==> flow/design.v (excerpt) <==
module cordicMagPh
   #(parameter integer N        = 13,  
     parameter integer XY_WIDTH = 18)  
    (input  wire                           clk,
     input  wire                           reset,    
     input  wire                           st,       
     input  wire signed [XY_WIDTH - 1 : 0] xin,      
     input  wire signed [XY_WIDTH - 1 : 0] yin,      
     output reg                            rdy,      
     output wire        [XY_WIDTH - 1 : 0] mag,      
     output wire signed [XY_WIDTH + 1 : 0] ph);
Size in the first run: about 78 I/O pins, about 19000 µm² of cells after synthesis.
clock: 6.51 ns
lec_check: 0
cap_margin: 0
core_aspect_ratio: 0.94
core_margin: 2
core_utilization: 72
cts_cluster_diameter: 262
cts_cluster_size: 58
place_density_lb_addon: 0.01
slew_margin: 20
run.sh (not shown) runs the stock make flow with config.mk's settings and CLKGATE_MAP_FILE=.
The baseline completed, yet does not pass: setup timing.
Edit:
--- a/flow/config.mk
+++ b/flow/config.mk
@@ -6,10 +6,9 @@
 export NUM_CORES = 4
 export LEC_CHECK = 0
-export CAP_MARGIN = 0
-export CORE_ASPECT_RATIO = 0.94
+export CAP_MARGIN = 20
 export CORE_MARGIN = 2
 export CORE_UTILIZATION = 72
 export CTS_CLUSTER_DIAMETER = 262
 export CTS_CLUSTER_SIZE = 58
-export PLACE_DENSITY_LB_ADDON = 0.01
+export PLACE_DENSITY = 0.67
 export SLEW_MARGIN = 20
Result: The new run completed and failed the layout checks on setup timing; global-route usage rises by 2.1 points; utilization is higher by 0.68 points; flip-flop count stays the same; maximum frequency fell by about 10%; die size hardly moves; final area came out lower by 0.50%.
Edit:
--- a/flow/config.mk
+++ b/flow/config.mk
@@ -8,7 +8,4 @@
 export CAP_MARGIN = 20
 export CORE_MARGIN = 2
-export CORE_UTILIZATION = 72
-export CTS_CLUSTER_DIAMETER = 262
-export CTS_CLUSTER_SIZE = 58
-export PLACE_DENSITY = 0.67
+export CORE_UTILIZATION = 40
 export SLEW_MARGIN = 20
==> flow/constraint.sdc (replaced) <==
create_clock -name core_clock -period 6.03 [get_ports {clk}]
set_input_delay 1.2060 -clock core_clock [delete_from_list [all_inputs] [get_ports {clk}]]
set_output_delay 1.2060 -clock core_clock [all_outputs]
set_load 0.01 [all_outputs]
The changed run completed, yet does not pass: setup timing.
Synthesized cell count stays the same.
Final area rises by about 4.6%.
Maximum frequency rises by about 16%.
Synthesized area is unchanged.
Non-clock buffer count rises by 74.
Cell count rises by 13%.
Via count falls by 9.7%.
Clock skew falls by 4.4 ps.
Routed wire length falls by 9.6%.
Edit:
--- a/flow/config.mk
+++ b/flow/config.mk
@@ -9,3 +9,6 @@
 export CORE_MARGIN = 2
 export CORE_UTILIZATION = 40
-export SLEW_MARGIN = 20
+export CTS_CLUSTER_DIAMETER = 256
+export CTS_CLUSTER_SIZE = 27
+export SLEW_MARGIN = 5
+export TNS_END_PERCENT = 40
==> flow/constraint.sdc (replaced) <==
create_clock -name core_clock -period 8.0 [get_ports {clk}]
set_input_delay 1.6000 -clock core_clock [delete_from_list [all_inputs] [get_ports {clk}]]
set_output_delay 1.6000 -clock core_clock [all_outputs]
set_load 0.01 [all_outputs]
With this change the flow produced a clean layout.
Core utilization drops by 2.7 points.
Design area drops by a few percent.
Die size stays the same.
Area after synthesis stays the same.
Flip-flop count stays the same.
Synthesized cell count is unchanged.
Worst hold slack gets worse by 9.0 ps.
Worst setup slack gets better by 830 ps.
Edit:
--- a/flow/config.mk
+++ b/flow/config.mk
@@ -9,6 +9,4 @@
 export CORE_MARGIN = 2
 export CORE_UTILIZATION = 40
-export CTS_CLUSTER_DIAMETER = 256
-export CTS_CLUSTER_SIZE = 27
+export CTS_CLUSTER_SIZE = 79
 export SLEW_MARGIN = 5
-export TNS_END_PERCENT = 40
Outcome: The changed run produced a clean layout. Via count does not change. Worst hold slack does not change.
Edit:
--- a/flow/config.mk
+++ b/flow/config.mk
@@ -7,6 +7,12 @@
 export LEC_CHECK = 0
 export CAP_MARGIN = 20
+export CELL_PAD_IN_SITES_GLOBAL_PLACEMENT = 3
+export CORE_ASPECT_RATIO = 0.74
 export CORE_MARGIN = 2
-export CORE_UTILIZATION = 40
-export CTS_CLUSTER_SIZE = 79
-export SLEW_MARGIN = 5
+export CORE_UTILIZATION = 20
+export CTS_CLUSTER_DIAMETER = 38
+export CTS_CLUSTER_SIZE = 44
+export GPL_ROUTABILITY_DRIVEN = 0
+export MIN_ROUTING_LAYER = met2
+export SETUP_SLACK_MARGIN = 0.14
+export SLEW_MARGIN = 20
Result: Count of clock-buffer cells in the layout came out lower by 1; core utilization is lower by 21 points; setup slack improves by 82 ps; routed wire length rose by about 30%; clock skew stays flat; final area rises by about 5%.
